==> flow/design.v (excerpt) <==
module upsample_csc (
    input  logic        clk,
    input  logic        resetn,
    input  logic        start,
    output logic        done,
    input  logic [15:0] sram_read_data,
    output logic [15:0] sram_write_data,
    output logic [17:0] sram_address,
    output logic        sram_we_n
);
Size: roughly 340 flip-flops, roughly 55 I/O pins, ~47000 sq um of cells after synthesis.
==> flow/config.mk <==
export PLATFORM = sky130hd
export DESIGN_NAME = upsample_csc
export DESIGN_NICKNAME = upsample_csc
export VERILOG_FILES = /design/flow/design.v
export SDC_FILE = /design/flow/constraint.sdc
export NUM_CORES = 4
export LEC_CHECK = 0
export CAP_MARGIN = 20
export CORE_MARGIN = 2
export CORE_UTILIZATION = 72
export CTS_CLUSTER_DIAMETER = 320
export PLACE_DENSITY_LB_ADDON = 0.0
export SETUP_SLACK_MARGIN = 1.54
export SLEW_MARGIN = 40
export TNS_END_PERCENT = 10
==> flow/constraint.sdc <==
create_clock -name core_clock -period 11.0 [get_ports {clk}]
set_input_delay 2.2000 -clock core_clock [delete_from_list [all_inputs] [get_ports {clk}]]
set_output_delay 2.2000 -clock core_clock [all_outputs]
set_load 0.01 [all_outputs]
run.sh (not shown) runs the stock make flow with config.mk's settings and CLKGATE_MAP_FILE=.
Next try:
==> flow/config.mk (replaced) <==
export PLATFORM = sky130hd
export DESIGN_NAME = upsample_csc
export DESIGN_NICKNAME = upsample_csc
export VERILOG_FILES = /design/flow/design.v
export SDC_FILE = /design/flow/constraint.sdc
export NUM_CORES = 4
export LEC_CHECK = 0
export CAP_MARGIN = 35
export CELL_PAD_IN_SITES_DETAIL_PLACEMENT = 2
export CELL_PAD_IN_SITES_GLOBAL_PLACEMENT = 2
export CORE_MARGIN = 2
export CORE_UTILIZATION = 22
export GPL_TIMING_DRIVEN = 1
export HOLD_SLACK_MARGIN = 0.23
export SLEW_MARGIN = 35
Result: The changed run finished with timing, DRC and antenna clean; final area came out higher by a little under a tenth; die size came out higher to 3.2 times its value; first-iteration DRC count came out lower by well over a third; clock-buffer cell count came out higher by 13.
Next try:
==> flow/config.mk (replaced) <==
export PLATFORM = sky130hd
export DESIGN_NAME = upsample_csc
export DESIGN_NICKNAME = upsample_csc
export VERILOG_FILES = /design/flow/design.v
export SDC_FILE = /design/flow/constraint.sdc
export NUM_CORES = 4
export LEC_CHECK = 0
export CAP_MARGIN = 20
export CORE_MARGIN = 2
export CORE_UTILIZATION = 40
export PLACE_DENSITY = 0.6
export SLEW_MARGIN = 20
The changed run completed with no timing, DRC or antenna violations.
Setup slack gets better by 0.087 ns.
Area after synthesis does not change.
Core utilization rose by 18 points.
Routed wire length fell by a quarter to a third.
Final area fell by a few percent.
Sequential share of layout area rose by 1.0 points.
Via count fell by a few percent.
Maximum frequency rose slightly.
Worst hold slack stays flat.
Critical path depth fell by 3.
Next try:
--- a/flow/config.mk
+++ b/flow/config.mk
@@ -8,5 +8,7 @@
 export CAP_MARGIN = 20
+export CELL_PAD_IN_SITES_DETAIL_PLACEMENT = 1
+export CELL_PAD_IN_SITES_GLOBAL_PLACEMENT = 3
 export CORE_MARGIN = 2
 export CORE_UTILIZATION = 40
-export PLACE_DENSITY = 0.6
+export HOLD_SLACK_MARGIN = 0.23
 export SLEW_MARGIN = 20
Final cell count climbs by 2.6%; cell area went up by 3.8%; synthesized cell count is unchanged; setup slack got worse by 0.034 ns; global-route usage rises by 4.8 points; clock-buffer cell count is higher by 4; via count rose by 2.0%; die area stays the same; utilization went up by 1.7 points.
Next try:
--- a/flow/config.mk
+++ b/flow/config.mk
@@ -7,7 +7,7 @@
 export LEC_CHECK = 0
-export CAP_MARGIN = 20
-export CELL_PAD_IN_SITES_DETAIL_PLACEMENT = 1
+export CAP_MARGIN = 35
+export CELL_PAD_IN_SITES_DETAIL_PLACEMENT = 2
 export CELL_PAD_IN_SITES_GLOBAL_PLACEMENT = 3
 export CORE_MARGIN = 2
-export CORE_UTILIZATION = 40
+export CORE_UTILIZATION = 64
 export HOLD_SLACK_MARGIN = 0.23
Outcome: This time the run died in global placement without I/O; die size fell by 37%; area after synthesis stays the same; synthesized cell count is unchanged.

---

Starting RTL as in the previous note.
==> flow/design.v (excerpt) <==
module upsample_csc (
    input  logic        clk,
    input  logic        resetn,
    input  logic        start,
    output logic        done,
    input  logic [15:0] sram_read_data,
    output logic [15:0] sram_write_data,
    output logic [17:0] sram_address,
    output logic        sram_we_n
);
export LEC_CHECK = 0
export ABC_AREA = 0
export CAP_MARGIN = 20
export CORE_MARGIN = 2
export CORE_UTILIZATION = 64
export CTS_CLUSTER_SIZE = 97
export PLACE_DENSITY = 0.43
export SLEW_MARGIN = 20
create_clock -name core_clock -period 6.93 [get_ports {clk}]
The first run aborted during 5_1_grt.
Then changed:
- ABC_AREA: 0 -> default
- CORE_UTILIZATION: 64 -> 72
- PLACE_DENSITY: 0.43 -> 0.6
- clock period: 6.93 -> 8.25 ns (I/O delays scaled with it)
The changed run ended with an error in 5_1_grt with GRT-0232. Synthesized cell count stays the same. Die area fell by roughly a tenth. Synthesized area is unchanged.
Then changed:
- CORE_UTILIZATION: 72 -> 63
- clock period: 8.25 -> 9.9 ns (I/O delays scaled with it)
The new run ran to the end with violations: setup timing.
Synthesized cell count is unchanged.
Die size increases by 14%.
Area after synthesis stays the same.

---

== build 70 ==
Starting RTL as in the previous note.
==> flow/config.mk <==
export PLATFORM = sky130hd
export DESIGN_NAME = upsample_csc
export DESIGN_NICKNAME = upsample_csc
export VERILOG_FILES = /design/flow/design.v
export SDC_FILE = /design/flow/constraint.sdc
export NUM_CORES = 4
export LEC_CHECK = 0
export ABC_AREA = 1
export CAP_MARGIN = 35
export CORE_MARGIN = 2
export CORE_UTILIZATION = 24
export CTS_CLUSTER_SIZE = 27
export PLACE_DENSITY_LB_ADDON = 0.05
export SLEW_MARGIN = 20
export TNS_END_PERCENT = 40
==> flow/constraint.sdc <==
create_clock -name core_clock -period 8.88 [get_ports {clk}]
set_input_delay 1.7760 -clock core_clock [delete_from_list [all_inputs] [get_ports {clk}]]
set_output_delay 1.7760 -clock core_clock [all_outputs]
set_load 0.01 [all_outputs]
The layout from build 70, despite a flow that completed every stage, fails the layout checks, with the failing checks listed as negative setup slack.
> inputs changed (build 70 -> build 47)
Settings: a change of CORE_UTILIZATION from 24 to 40; a deleted ABC_AREA that had been 1; a deleted PLACE_DENSITY_LB_ADDON that had been 0.05; a deleted TNS_END_PERCENT that had been 40; a deleted CTS_CLUSTER_SIZE that had been 27; an added PLACE_DENSITY of 0.6; a change of CAP_MARGIN from 35 to 20; a change of the clock period (ns, I/O delays scaled along) from 8.88 to 12.0.
### Flow results
Build 47 reached the final stage; the timing, design-rule and antenna checks on its layout passed. Row cell count: build 47 lower / build 70 higher. The final worst setup slack number comes out higher for build 47 vs build 70. In the route summary, build 47 ends up with a via count below that of build 70.
[inputs] build 73 vs build 47
Settings: changing CORE_UTILIZATION from 40 to 67; changing the clock period (ns, I/O delays scaled along) from 12.0 to 11.1.
--- outcome ---
Sort build 47 and build 73 by pre-CTS setup slack, ascending, and build 73 comes first.
Logic depth of the worst path, buffers included: build 47 and build 73 compared, lower one is build 73
Between build 73 and build 47, the latest clock arrival within the worst-skew pair figures differ only marginally.
In build 73 relative to build 47, maximum frequency had gone up by a few percent.
The starting utilization of the core area reported for build 73 is greater than that of build 47 by 27 points.
Taking build 47 as the reference, in build 73 post-detailed-route via-to-cell ratio now larger; chip area line of the yosys report shows no meaningful change; worst hold slack flat.
The following lists how build 43 was set up differently from build 73:
Settings: changing CORE_UTILIZATION from 67 to 40; changing the clock period (ns, I/O delays scaled along) from 11.1 to 10.7.
==> results <==
Setup slack: build 43 vs build 73 up 0.012 ns
Per the comparison of build 43 with build 73, final critical-path share of the clock period went down; number of inserted filler cells in the final layout went up about 110%; critical path depth about even; count of clock-buffer cells in the layout now sits higher.
Going from build 73 to build 43, length of routed met2 wiring higher; count of cell types in the netlist essentially unchanged.
Edits applied to the flow inputs when going from build 43 to build 57:
Settings: changing CORE_UTILIZATION from 40 to 32; changing the clock period (ns, I/O delays scaled along) from 10.7 to 12.7.
--- outcome ---
From build 43 to build 57 the numbers moved as follows: detailed-placement wirelength estimate moved down; final worst slack grew by 0.47 ns; delay of the slowest cell on the worst path rose 0.14 ns; number of nets in the layout fell 273.
Setup changes, build 57 to build 2
Settings: SETUP_SLACK_MARGIN now 0.65, previously not set; CORE_UTILIZATION now 40, was 32; the clock period (ns, I/O delays scaled along) now 10.7, was 12.7.
- Build 2: no failed stages, no open violations at the end
- Summary — total of cells resized after clock tree synthesis, build 2 relative to build 57: higher, by 117.
- Total cells reported by yosys after synthesis: build 2 vs build 57 identical
- The lower wire length came out of build 57.
- For the non-filler instance count after layout, build 2 came in about 3% lower than build 57 did.

---

Setup of run 1:
Starting RTL as in the previous note.
==> flow/config.mk <==
export PLATFORM = sky130hd
export DESIGN_NAME = upsample_csc
export DESIGN_NICKNAME = upsample_csc
export VERILOG_FILES = /design/flow/design.v
export SDC_FILE = /design/flow/constraint.sdc
export NUM_CORES = 4
export LEC_CHECK = 0
export ABC_AREA = 1
export CAP_MARGIN = 5
export CELL_PAD_IN_SITES_DETAIL_PLACEMENT = 0
export CELL_PAD_IN_SITES_GLOBAL_PLACEMENT = 0
export CORE_MARGIN = 2
export CORE_UTILIZATION = 70
export CTS_CLUSTER_DIAMETER = 55
export CTS_CLUSTER_SIZE = 35
export HOLD_SLACK_MARGIN = -0.09
export MIN_ROUTING_LAYER = met1
export PLACE_DENSITY = 0.64
export SETUP_SLACK_MARGIN = 1.92
export SLEW_MARGIN = 0
==> flow/constraint.sdc <==
create_clock -name core_clock -period 8.79 [get_ports {clk}]
set_input_delay 1.7580 -clock core_clock [delete_from_list [all_inputs] [get_ports {clk}]]
set_output_delay 1.7580 -clock core_clock [all_outputs]
set_load 0.01 [all_outputs]
Run status, run 1: aborted in global routing (5_1_grt), error GRT-0232
Input changes introduced in run 2 (baseline for comparison: run 1):
- changing CORE_UTILIZATION from 70 to 57
- changing SETUP_SLACK_MARGIN from 1.92 to 2.06
- setting PLACE_DENSITY_LB_ADDON to 0.2 for the first time
- removing HOLD_SLACK_MARGIN (formerly -0.09)
- changing CORE_MARGIN from 2 to 7
- removing CTS_CLUSTER_SIZE (formerly 35)
- removing PLACE_DENSITY (formerly 0.64)
- changing the clock period (ns, I/O delays scaled along) from 8.79 to 9.06
==> comparison <==
- Complete run, failing final checks: run 2, reason negative setup slack.
- Run 1 and run 2 ended up with nearly the same depth of the CTS H-tree.
- Diff run 1 -> run 2: die width higher; chip area estimate from yosys synthesis held steady.
The inputs of run 3 differ from those of run 2 as listed below.
- swapping 7 for 2 in CORE_MARGIN
- swapping 57 for 64 in CORE_UTILIZATION
- putting MAX_ROUTING_LAYER at met4 where nothing was set
Findings:
- As the logs show, run 3 stopped at global routing (5_1_grt) after a tool error, so it never reached the end of the flow.
- Die area: run 3 < run 2
- Run 3 ends up with a floorplan core area that is about 10% lower than in run 2.
- Compared to run 2, run 3 has worst setup slack before clock tree synthesis 90 ps higher.
- Run 3 vs. run 2: post-synthesis cell count from yosys barely changed; post-CTS setup buffer count climbed about 600%; cell count after placement dropped 0.87%.
- In terms of number of clock sinks seen by CTS, run 2 and run 3 differ only marginally.
- Compared with run 2, height of the die in run 3 decreased by a little under 10%.
